// Cordic_Machine
module Cordic_Machine(clock_pulse, reset, x_input, y_input, z_input, x_output, y_output, z_output, flag);
Size: ~1500 cells after synthesis, roughly 81 flip-flops, about 150 I/O pins, about 0.012 mm2 of cells after synthesis.
==> flow/config.mk <==
export PLATFORM = sky130hd
export DESIGN_NAME = Cordic_Machine
export DESIGN_NICKNAME = Cordic_Machine
export VERILOG_FILES = /design/flow/design.v
export SDC_FILE = /design/flow/constraint.sdc
export NUM_CORES = 4
export LEC_CHECK = 0
export ABC_AREA = 0
export CAP_MARGIN = 20
export CORE_MARGIN = 2
export CORE_UTILIZATION = 72
export CTS_CLUSTER_DIAMETER = 337
export CTS_CLUSTER_SIZE = 21
export HOLD_SLACK_MARGIN = 0.27
export PLACE_DENSITY_LB_ADDON = 0.07
export SETUP_SLACK_MARGIN = 1.33
export SLEW_MARGIN = 20
==> flow/constraint.sdc <==
create_clock -name core_clock -period 4.45 [get_ports {clock_pulse}]
set_input_delay 0.8900 -clock core_clock [delete_from_list [all_inputs] [get_ports {clock_pulse}]]
set_output_delay 0.8900 -clock core_clock [all_outputs]
set_load 0.01 [all_outputs]
run.sh (not shown) runs the stock make flow with config.mk's settings and CLKGATE_MAP_FILE=.
The baseline did not get past detailed placement.
Rerun with:
- ABC_AREA: 0 -> not set
- CORE_UTILIZATION: 72 -> 44
- CTS_CLUSTER_DIAMETER: 337 -> not set
- CTS_CLUSTER_SIZE: 21 -> not set
- HOLD_SLACK_MARGIN: 0.27 -> not set
- PLACE_DENSITY_LB_ADDON: 0.07 -> not set
- SETUP_SLACK_MARGIN: 1.33 -> not set
- clock period: 4.45 -> 4.61 ns (I/O delays scaled with it)
Now the flow reached the layout checks and failed them: negative setup slack; synthesized area is unchanged; die area went up by 62%; synthesized cell count is unchanged.
Rerun with:
- CORE_UTILIZATION: 44 -> 40
- clock period: 4.61 -> 5.86 ns (I/O delays scaled with it)
The changed run passed the timing, design-rule and antenna checks.
Non-clock buffer count drops by 288.
Setup slack gains 1.2 ns.
Count of clock-buffer cells in the layout does not change.
Fmax drops slightly.
Total power drops by a quarter to a third.

========
Cordic_Machine again, from the RTL that the note above started with.
==> flow/design.v (excerpt) <==
module Cordic_Machine(clock_pulse, reset, x_input, y_input, z_input, x_output, y_output, z_output, flag);
Settings: LEC_CHECK=0, ABC_AREA=0, CAP_MARGIN=20, CORE_MARGIN=2, CORE_UTILIZATION=72, CTS_CLUSTER_DIAMETER=337, CTS_CLUSTER_SIZE=21, HOLD_SLACK_MARGIN=0.29, PLACE_DENSITY_LB_ADDON=0.08, SETUP_SLACK_MARGIN=1.33, SLEW_MARGIN=20; clock period 4.45 ns.
The baseline failed in 3_5_place_dp, error DPL-0038.
Change:
- CORE_UTILIZATION: 72 -> 49
- CTS_CLUSTER_DIAMETER: 337 -> not set
- CTS_CLUSTER_SIZE: 21 -> not set
- HOLD_SLACK_MARGIN: 0.29 -> not set
- PLACE_DENSITY_LB_ADDON: 0.08 -> not set
- SETUP_SLACK_MARGIN: 1.33 -> -0.05
- clock period: 4.45 -> 4.98 ns (I/O delays scaled with it)
Now the flow completed and failed the layout checks on setup timing.
Synthesized cell count is unchanged.
Synthesized area does not change.
Die size rises by well over a third.
Change:
- ABC_AREA: 0 -> 1
- CORE_MARGIN: 2 -> 5
- CORE_UTILIZATION: 49 -> 24
The changed run went through all stages and came out clean.
Clock-buffer cell count increases by 1.
Worst setup slack improved by 780 ps.
Hold slack improves by 34 ps.
Non-clock buffer count falls by 273.
Change:
- ABC_AREA: 1 -> 0
- CORE_MARGIN: 5 -> 2
- CORE_UTILIZATION: 24 -> 60
- CTS_CLUSTER_SIZE: not set -> 68
- HOLD_SLACK_MARGIN: not set -> -0.09
Effect: The changed run never finished: it broke off in 5_1_grt on GRT-0116. Die area fell by about 60%. Synthesized cell count fell by about 28%. Synthesized area fell by about 0.9%.
Change:
- ABC_AREA: 0 -> 1
- CORE_MARGIN: 2 -> 5
- CORE_UTILIZATION: 60 -> 24
- CTS_CLUSTER_SIZE: 68 -> not set
- HOLD_SLACK_MARGIN: -0.09 -> not set
- PLACE_DENSITY: not set -> 0.91
- SETUP_SLACK_MARGIN: -0.05 -> -0.25
=>
- This time the run reached the layout checks and failed them: setup timing
- die size went up to 2.6 times its value
- area after synthesis went up slightly
- synthesized cell count went up by well over a third
Change:
- ABC_AREA: 1 -> 0
- CORE_MARGIN: 5 -> 2
- CORE_UTILIZATION: 24 -> 57
- CTS_CLUSTER_SIZE: not set -> 40
- PLACE_DENSITY: 0.91 -> not set
- SETUP_SLACK_MARGIN: -0.25 -> -0.05
- TNS_END_PERCENT: not set -> 5
The new run completed, yet does not pass: setup timing.
Cell count falls by 25%.
Via count falls by 2.9%.
Routed wire length rises by 5.1%.
Critical path depth falls by 5.
Final area rises by 6.2%.

========
== v14 ==
Cordic_Machine again, from the RTL that the note above started with.
export LEC_CHECK = 0
export ABC_AREA = 0
export CAP_MARGIN = 20
export CORE_MARGIN = 2
export CORE_UTILIZATION = 61
export CTS_CLUSTER_DIAMETER = 28
export CTS_CLUSTER_SIZE = 40
export MAX_ROUTING_LAYER = met4
export SETUP_SLACK_MARGIN = -0.05
export SLEW_MARGIN = 20
export TNS_END_PERCENT = 5
create_clock -name core_clock -period 4.98 [get_ports {clock_pulse}]
v14: it failed during global routing, and the tool reported GRT-0232.
Here is what was changed in the inputs of v26 compared with v14.
Settings: ABC_AREA: 0 -> unset; MAX_ROUTING_LAYER: met4 -> unset; SETUP_SLACK_MARGIN: -0.05 -> unset; CTS_CLUSTER_SIZE: 40 -> unset; CORE_UTILIZATION: 61 -> 32; CTS_CLUSTER_DIAMETER: 28 -> unset; TNS_END_PERCENT: 5 -> unset; the clock period (ns, I/O delays scaled along): 4.98 -> 5.86.
Findings:
- Of v14 and v26, just one finished clean: v26.
- Tool error GRT-0232 stopped v14 during global routing; no final results.
- In the tables for v14 and v26, final RePlAce weighted congestion reads higher with v14.
- v26 against v14: yosys synthesis chip area ~0 delta, area fraction in and, or, nand and nor cells ~0 delta, fraction of the core area occupied by cells at floorplan -30 points.
- Total of cells resized after clock tree synthesis | v26 below v14
- v14 has a higher number of buffers inserted by post-CTS setup repair than v26.
> inputs changed (v26 -> v36)
Settings: SETUP_SLACK_MARGIN newly set to -0.05; CTS_CLUSTER_SIZE newly set to 80; TNS_END_PERCENT newly set to 5; CORE_UTILIZATION changed from 32 to 58; ABC_AREA newly set to 0; the clock period (ns, I/O delays scaled along) changed from 5.86 to 4.98.
### Flow results
- v36 had finished all stages when the layout checks came back failing, citing negative setup slack.
- Summary of v36 over v26: minimum period implied by the final worst setup slack picked up an extra 0.0059 ns, net count after synthesis neither gained nor lost much, number of rows created at floorplan lost 19.
- Higher number of placed instances, taps included goes to v36 over v26.
- Against v26, v36 reports a area of all placed cells without fillers that is higher.
What v53 does differently from v36 at the input level:
Settings: a deleted TNS_END_PERCENT that had been 5; a change of CORE_UTILIZATION from 58 to 40; a deleted CTS_CLUSTER_SIZE that had been 80; a deleted ABC_AREA that had been 0; a deleted SETUP_SLACK_MARGIN that had been -0.05; a change of the clock period (ns, I/O delays scaled along) from 4.98 to 6.0.
==> results <==
v53 ran to completion and came out clean on the timing, design-rule and antenna checks. The run with more setup slack is v53; v36 has less. v53 vs v36: post-route cell area down by more than 10%. The fmax in v53 was lower than what v36 gave. Summary of v53 over v36: wire length on met2 decreased 9.1%, wire length decreased about 8%. Clock-buffer cell count: v53 and v36 compared, lower one is v36. Diff v36 -> v53: summed negative setup slack over all endpoints rose by 16.70 ns; critical path depth rose by 16%; pin count of the biggest net entering global routing rose by 84%. For total power, dividing the value from v36 by the value from v53 gives 1.4.

========
== north ==
The RTL this note starts from:
==> flow/design.v <==
`timescale 1ns / 1ps
module Cordic_Machine(clock_pulse, reset, x_input, y_input, z_input, x_output, y_output, z_output, flag);
	input clock_pulse;
	input reset;  
	parameter fractional_bit = 22;
	parameter iteration_number = 22;
	input signed [fractional_bit+2:0] x_input;
	input signed [fractional_bit+2:0] y_input;
	input signed [fractional_bit+2:0] z_input;
	output signed [fractional_bit+2:0] x_output;
	output signed [fractional_bit+2:0] y_output;
	output signed [fractional_bit+2:0] z_output;
	output flag;  
	reg signed [fractional_bit+2:0] x_temp_result;
	reg signed [fractional_bit+2:0] y_temp_result;
	reg signed [fractional_bit+2:0] z_temp_result;
	reg [5:0] counter;  
	wire signed [fractional_bit+2:0] LUT_Atan [0:iteration_number];
	assign LUT_Atan[00] = 25'b000_0010000000000000000000;    
	assign LUT_Atan[01] = 25'b000_0001001011100100000000;   
	assign LUT_Atan[02] = 25'b000_0000100111111011001110;  
	assign LUT_Atan[03] = 25'b000_0000010100010001000100;
	assign LUT_Atan[04] = 25'b000_0000001010001011000011;
	assign LUT_Atan[05] = 25'b000_0000000101000101110101;
	assign LUT_Atan[06] = 25'b000_0000000010100010111101;
	assign LUT_Atan[07] = 25'b000_0000000001010001011111;
	assign LUT_Atan[08] = 25'b000_0000000000101000101111;
	assign LUT_Atan[09] = 25'b000_0000000000010100010111;
	assign LUT_Atan[10] = 25'b000_0000000000001010001011;
	assign LUT_Atan[11] = 25'b000_0000000000000101000101;
	assign LUT_Atan[12] = 25'b000_0000000000000010100010;
	assign LUT_Atan[13] = 25'b000_0000000000000001010001;
	assign LUT_Atan[14] = 25'b000_0000000000000000101000;
	assign LUT_Atan[15] = 25'b000_0000000000000000010100;
	assign LUT_Atan[16] = 25'b000_0000000000000000001010;
	assign LUT_Atan[17] = 25'b000_0000000000000000000101;
	assign LUT_Atan[18] = 25'b000_0000000000000000000010;
	assign LUT_Atan[19] = 25'b000_0000000000000000000001;
	assign LUT_Atan[20] = 25'b000_0000000000000000000000;
	assign LUT_Atan[21] = 25'b000_0000000000000000000000;
	assign LUT_Atan[22] = 25'b000_0000000000000000000000;
	always @(posedge clock_pulse) 
		begin
			if (reset)
				begin
					counter <= 0;
				end
			else if (counter == 0) 
				begin
					x_temp_result <= x_input;
					y_temp_result <= y_input;
					z_temp_result <= z_input;
					counter <= counter +1;
				end
			else 
				begin
					x_temp_result <= z_temp_result[fractional_bit+2] ? x_temp_result + (y_temp_result >>> (counter-1))
																					 : x_temp_result - (y_temp_result >>> (counter-1));
					y_temp_result <= z_temp_result[fractional_bit+2] ? y_temp_result - (x_temp_result >>> (counter-1))
																					 : y_temp_result + (x_temp_result >>> (counter-1));
					z_temp_result <= z_temp_result[fractional_bit+2] ? z_temp_result + LUT_Atan[counter-1]
																					 : z_temp_result - LUT_Atan[counter-1];
					counter <= (counter + 1) % (iteration_number);
				end
		end
	assign flag  = (counter == iteration_number-1) ? 1: 0;
	assign x_output = x_temp_result;
	assign y_output = y_temp_result;
	assign z_output = z_temp_result;
endmodule
clock: 5.69 ns
lec_check: 0
cap_margin: 20
core_margin: 2
core_utilization: 70
cts_cluster_size: 61
max_routing_layer: met4
place_density: 0.95
slew_margin: 20
tns_end_percent: 5
north never completed, since it errored out during global routing (5_1_grt).
### north -> south
# north
export LEC_CHECK = 0
export CAP_MARGIN = 20
export CORE_MARGIN = 2
export CORE_UTILIZATION = 70
export CTS_CLUSTER_SIZE = 61
export MAX_ROUTING_LAYER = met4
export PLACE_DENSITY = 0.95
export SLEW_MARGIN = 20
export TNS_END_PERCENT = 5
create_clock -name core_clock -period 5.69 [get_ports {clock_pulse}]
# south
export LEC_CHECK = 0
export CAP_MARGIN = 20
export CORE_MARGIN = 2
export CORE_UTILIZATION = 57
export CTS_CLUSTER_SIZE = 58
export SETUP_SLACK_MARGIN = 1.36
export SLEW_MARGIN = 20
create_clock -name core_clock -period 4.86 [get_ports {clock_pulse}]
Notes after the runs:
south did not make it past global routing (5_1_grt), where a tool error ended it. Min placement-stage cell area across north and south: north. Delta(final weighted congestion in routability-driven placement, south - north) < 0. From north to south, synthesized cell area did not move at all. On overall chip area, the higher figure sits with south, not north.
Changes in east relative to south:
# south
export LEC_CHECK = 0
export CAP_MARGIN = 20
export CORE_MARGIN = 2
export CORE_UTILIZATION = 57
export CTS_CLUSTER_SIZE = 58
export SETUP_SLACK_MARGIN = 1.36
export SLEW_MARGIN = 20
create_clock -name core_clock -period 4.86 [get_ports {clock_pulse}]
# east
export LEC_CHECK = 0
export ABC_AREA = 0
export CAP_MARGIN = 20
export CORE_MARGIN = 2
export CORE_UTILIZATION = 69
export PLACE_DENSITY = 0.39
export SLEW_MARGIN = 20
create_clock -name core_clock -period 3.49 [get_ports {clock_pulse}]
Notes after the runs:
No final results exist for east, since it was stopped by error DPL-0038 during detailed placement (3_5_place_dp).
south → east: post-synthesis sequential area ratio was more or less identical; die area went down by 3900 sq um; vertical extent of the die went down by about 9%; share of the core filled by cells before placement went up by 12 points; core box area went down by 3800 sq um.
Sort south and east by routability congestion estimate from global placement, descending, and east comes first.
On die outline width: east sits below south.
Re number of nets at floorplan: no difference whatsoever between east and south.
Relative to east, the following input files were edited for west:
# east
export LEC_CHECK = 0
export ABC_AREA = 0
export CAP_MARGIN = 20
export CORE_MARGIN = 2
export CORE_UTILIZATION = 69
export PLACE_DENSITY = 0.39
export SLEW_MARGIN = 20
create_clock -name core_clock -period 3.49 [get_ports {clock_pulse}]
# west
export LEC_CHECK = 0
export CAP_MARGIN = 20
export CORE_MARGIN = 2
export CORE_UTILIZATION = 57
export CTS_CLUSTER_SIZE = 58
export SETUP_SLACK_MARGIN = -0.43
export SLEW_MARGIN = 20
create_clock -name core_clock -period 4.21 [get_ports {clock_pulse}]
==> results <==
Of west and east, not a single run came through the flow clean. [compare] base=east new=west: async set-or-reset flop fraction in the synthesized netlist neither gained nor lost much, number of primary I/O pins neither gained nor lost much, vertical die dimension picked up an extra 9.7%. On core region area, west does worse than east.
No activity file was given, so power comes from the tool's default toggle rates.
